==> juniper <==
Design UT_TOP, start of the top module:
module UT_TOP (
    clk, rst_n, in_valid, in_time,
    out_valid, out_display, out_day
);
Settings: LEC_CHECK=0, CAP_MARGIN=35, CELL_PAD_IN_SITES_DETAIL_PLACEMENT=1, CORE_ASPECT_RATIO=0.96, CORE_MARGIN=2, CORE_UTILIZATION=15, CTS_CLUSTER_DIAMETER=158, GPL_ROUTABILITY_DRIVEN=0, HOLD_SLACK_MARGIN=0.05, MAX_ROUTING_LAYER=met4, MIN_ROUTING_LAYER=met2, PLACE_DENSITY_LB_ADDON=0.09, SLEW_MARGIN=20; clock period 10.6 ns.
run.sh (not shown) runs the stock make flow with config.mk's settings and CLKGATE_MAP_FILE=.
==> indigo: changes against juniper <==
- CAP_MARGIN: 35 -> 20
- CELL_PAD_IN_SITES_DETAIL_PLACEMENT: 1 -> default
- CORE_ASPECT_RATIO: 0.96 -> default
- CORE_UTILIZATION: 15 -> 72
- CTS_CLUSTER_DIAMETER: 158 -> default
- GPL_ROUTABILITY_DRIVEN: 0 -> default
- HOLD_SLACK_MARGIN: 0.05 -> default
- MAX_ROUTING_LAYER: met4 -> default
- MIN_ROUTING_LAYER: met2 -> default
- PLACE_DENSITY_LB_ADDON: 0.09 -> 0.0
==> flow/constraint.sdc (replaced) <==
create_clock -name core_clock -period 11.5 [get_ports {clk}]
set_input_delay 2.3000 -clock core_clock [delete_from_list [all_inputs] [get_ports {clk}]]
set_output_delay 2.3000 -clock core_clock [all_outputs]
set_load 0.01 [all_outputs]
==> ember: changes against juniper <==
- CAP_MARGIN: 35 -> 20
- CELL_PAD_IN_SITES_DETAIL_PLACEMENT: 1 -> default
- CORE_ASPECT_RATIO: 0.96 -> 1.15
- CORE_UTILIZATION: 15 -> 72
- CTS_CLUSTER_DIAMETER: 158 -> 168
- GPL_ROUTABILITY_DRIVEN: 0 -> 1
- HOLD_SLACK_MARGIN: 0.05 -> default
- MIN_ROUTING_LAYER: met2 -> default
- PLACE_DENSITY_LB_ADDON: 0.09 -> default
- TNS_END_PERCENT: default -> 50
==> flow/constraint.sdc (replaced) <==
create_clock -name core_clock -period 11.9 [get_ports {clk}]
set_input_delay 2.3800 -clock core_clock [delete_from_list [all_inputs] [get_ports {clk}]]
set_output_delay 2.3800 -clock core_clock [all_outputs]
set_load 0.01 [all_outputs]
==> comparison table <==
Result of the run: ember failed layout checks; juniper failed layout checks; indigo failed layout checks
Violated checks: ember negative setup slack; juniper negative setup slack; indigo negative setup slack
Number of warnings in the stage logs: ember 109; juniper 107; indigo 110
Tap cells: ember 768; juniper 3610; indigo 756
Share of the final layout cell area in sequential cells: ember 0.1415; juniper 0.1256; indigo 0.1405
Met3 routed WL: ember 23630 um; juniper 109100 um; indigo 24140 um
Wire length of the first global-routing pass: ember 255100 um; juniper 363700 um; indigo 252000 um
Non-Clock Buffer Count: ember 359; juniper 545; indigo 374
CP Buf/Inv Count: ember 14; juniper 6; indigo 1
Slowest cell delay on critical path: ember 500 ps; juniper 620 ps; indigo 640 ps
Multi-input gate count: ember 5291; juniper 5291; indigo 5292
Final net count: ember 6344; juniper 6540; indigo 6360
Hold path cells: ember 2; juniper 2; indigo 1
Via/cell ratio: ember 7.749; juniper 7.056; indigo 7.668
Fp util: ember 0.7242; juniper 0.1508; indigo 0.7297
Register-to-register setup slack: ember -2490 ps; juniper -3150 ps; indigo -3160 ps
Max-slew headroom at the worst pin: ember 0.2090; juniper 0.2346; indigo 0.1498
Worst-skew pair later-pin latency: ember 600 ps; juniper 620 ps; indigo 600 ps
Clk pin slew, worst setup/hold paths: ember 70 ps; juniper 60 ps; indigo 60 ps
Pre-CTS WS: ember -2195 ps; juniper -3446 ps; indigo -2366 ps
Comb area: ember 32920 sq um; juniper 33170 sq um; indigo 33090 sq um

==> run a: inputs <==
Starting RTL as in the previous note.
clock: 13.9 ns
lec_check: 0
cap_margin: 20
core_margin: 2
core_utilization: 66
setup_slack_margin: 3.51
slew_margin: 20
==> run b: changes against run a <==
Settings changed: CORE_UTILIZATION 66 to 72, CTS_CLUSTER_SIZE set to 49, PLACE_DENSITY_LB_ADDON set to 0.0, SETUP_SLACK_MARGIN 3.51 to -0.9, SLEW_MARGIN 20 to 5.
==> flow/constraint.sdc (replaced) <==
create_clock -name core_clock -period 12.3 [get_ports {clk}]
set_input_delay 2.4600 -clock core_clock [delete_from_list [all_inputs] [get_ports {clk}]]
set_output_delay 2.4600 -clock core_clock [all_outputs]
set_load 0.01 [all_outputs]
==> notes <==
- Run b finished with negative setup slack left. Run a ran to the end with violations: negative setup slack.
- In run b the final area is higher than in run a, by about 0.4%.
- Routed wire length: run a is lower than run b (about 3%).
- In run a the via count is lower than in run b, by 4.5%.
- Worst hold slack: run b is better than run a (26 ps).
==> figures <==
                                                                     run b                       run a
Met2 GRT Util                                                       0.8022                      0.7457
Placed Cells                                                          6785                        6741
Final-stage net count                                                 6346                        6272
Arrival @ worst endpoint                                          14480 ps                    15230 ps
Area of the die                                              0.05918 sq mm               0.06447 sq mm
Status                                          complete, but fails checks  complete, but fails checks
Reasons for failing layout checks                     negative setup slack        negative setup slack
Ratio of layout area to synthesized area                           1.0843x                     1.0799x
Count of clock-net buffers in the final layout                          35                          42
Number of filler cells placed in the layout                           4023                        5188

==> v7 <==
UT_TOP again, from the RTL that the note above started with.
==> flow/design.v (excerpt) <==
module UT_TOP (
    clk, rst_n, in_valid, in_time,
    out_valid, out_display, out_day
);
export LEC_CHECK = 0
export ABC_AREA = 0
export CAP_MARGIN = 10
export CELL_PAD_IN_SITES_DETAIL_PLACEMENT = 2
export CORE_MARGIN = 3
export CORE_UTILIZATION = 64
export CTS_CLUSTER_DIAMETER = 368
export CTS_CLUSTER_SIZE = 78
export GPL_ROUTABILITY_DRIVEN = 1
export MAX_ROUTING_LAYER = met5
export MIN_ROUTING_LAYER = met2
export PLACE_DENSITY_LB_ADDON = 0.01
export SETUP_SLACK_MARGIN = 0.27
export SLEW_MARGIN = 20
create_clock -name core_clock -period 11.8 [get_ports {clk}]
==> v9 (differences from v7) <==
- ABC_AREA: 0 -> default
- CAP_MARGIN: 10 -> 20
- CELL_PAD_IN_SITES_DETAIL_PLACEMENT: 2 -> default
- CORE_MARGIN: 3 -> 2
- CORE_UTILIZATION: 64 -> 61
- CTS_CLUSTER_DIAMETER: 368 -> default
- CTS_CLUSTER_SIZE: 78 -> default
- GPL_ROUTABILITY_DRIVEN: 1 -> default
- MAX_ROUTING_LAYER: met5 -> default
- MIN_ROUTING_LAYER: met2 -> default
- PLACE_DENSITY_LB_ADDON: 0.01 -> default
- SETUP_SLACK_MARGIN: 0.27 -> 3.98
==> flow/constraint.sdc (replaced) <==
create_clock -name core_clock -period 14.7 [get_ports {clk}]
set_input_delay 2.9400 -clock core_clock [delete_from_list [all_inputs] [get_ports {clk}]]
set_output_delay 2.9400 -clock core_clock [all_outputs]
set_load 0.01 [all_outputs]
==> qor summary <==
Simple-Gate Area Share: v7 24.8%; v9 24.8%
Number of port buffers: v7 41; v9 41
Number of core rows: v7 92; v9 95
Share of synthesized area occupied by flip-flops and latches: v7 15.3%; v9 15.3%
Count leader, synth: v7 sky130_fd_sc_hd__nand2_1; v9 sky130_fd_sc_hd__nand2_1
Result of the run: v7 aborted with a tool error; v9 no timing/DRC/antenna violations
Stage where the flow stopped: v7 3_5_place_dp; v9 -
Core footprint: v7 63400 sq um; v9 67000 sq um
Number of flops mapped to enable cells by yosys: v7 0; v9 0
Synthesis warning total: v7 11; v9 11
Starting density of the core: v7 65.0%; v9 61.5%
Global placer's final weighted congestion: v7 1.19; v9 1.02
Yosys chip area: v7 41200 sq um; v9 41200 sq um
Fa+ha+maj area frac: v7 7.27%; v9 7.27%
Horizontal die dimension: v7 260 um; v9 264 um
DIE HEIGHT: v7 260 um; v9 264 um
Full die area: v7 67500 sq um; v9 69700 sq um
Main flop type: v7 sky130_fd_sc_hd__dfrtp_1; v9 sky130_fd_sc_hd__dfrtp_1

==> sierra: inputs <==
UT_TOP again, from the RTL that the note above started with.
Settings: LEC_CHECK=0, CAP_MARGIN=35, CELL_PAD_IN_SITES_DETAIL_PLACEMENT=1, CORE_ASPECT_RATIO=0.96, CORE_MARGIN=2, CORE_UTILIZATION=40, CTS_CLUSTER_DIAMETER=158, GPL_ROUTABILITY_DRIVEN=0, HOLD_SLACK_MARGIN=0.05, MAX_ROUTING_LAYER=met4, MIN_ROUTING_LAYER=met2, PLACE_DENSITY_LB_ADDON=0.0, SLEW_MARGIN=20; clock period 10.6 ns.
==> willow (differences from sierra) <==
- CAP_MARGIN: 35 -> 20
- CELL_PAD_IN_SITES_DETAIL_PLACEMENT: 1 -> unset
- CORE_ASPECT_RATIO: 0.96 -> 1.15
- CORE_UTILIZATION: 40 -> 18
- CTS_CLUSTER_DIAMETER: 158 -> 168
- GPL_ROUTABILITY_DRIVEN: 0 -> 1
- HOLD_SLACK_MARGIN: 0.05 -> unset
- MAX_ROUTING_LAYER: met4 -> unset
- MIN_ROUTING_LAYER: met2 -> unset
- PLACE_DENSITY_LB_ADDON: 0.0 -> 0.28
- SETUP_SLACK_MARGIN: unset -> -2.0
- TNS_END_PERCENT: unset -> 50
==> flow/constraint.sdc (replaced) <==
create_clock -name core_clock -period 21.0 [get_ports {clk}]
set_input_delay 4.2000 -clock core_clock [delete_from_list [all_inputs] [get_ports {clk}]]
set_output_delay 4.2000 -clock core_clock [all_outputs]
set_load 0.01 [all_outputs]
==> flow.log <==
[flow] collecting metrics
INFO  metric detailed_place.area = 0.0446 mm2
INFO  metric outcome = complete, no violations
INFO  metric die_height = 517 um
INFO  metric design.core.area = 0.228 mm2
INFO  metric met2_usage = 25.4%
INFO  metric grtUsageTotal = 15.2%
INFO  metric dpl_worst_slack = 2.99 ns
INFO  metric total_cts_buffers = 35
INFO  metric grt-ovfl-total = 0
INFO  metric fp-row-count = 188
INFO  metric cts_setup_buffers = 0
INFO  metric grtUsageMet1 = 19.8%
INFO  metric die_outline_area = 0.233 mm2
INFO  metric hpwl = 136 mm
INFO  metric chipWidth = 450 um
INFO  metric dp_cells = 8947
INFO  metric postCtsResizedCells = 0
The numbers above come from willow.

==> flow.log <==
[flow] collecting metrics
INFO  metric outcome = aborted with a tool error
INFO  metric failing_step = 5_1_grt
INFO  metric first-error = [ERROR GRT-0116] Global routing finished with congestion. Check the congestion regions in the DRC Viewer.
INFO  metric grtUsageMet1 = 0%
INFO  metric hpwl = 137 mm
INFO  metric fp-row-count = 115
INFO  metric die_outline_area = 0.106 mm2
INFO  metric dp_cells = 7457
INFO  metric dpl_worst_slack = -3.42 ns
INFO  metric cts_setup_buffers = 28
INFO  metric total_cts_buffers = 37
INFO  metric grt-ovfl-total = 59
INFO  metric postCtsResizedCells = 41
INFO  metric design.core.area = 0.102 mm2
INFO  metric met2_usage = 68.6%
The numbers above come from sierra.

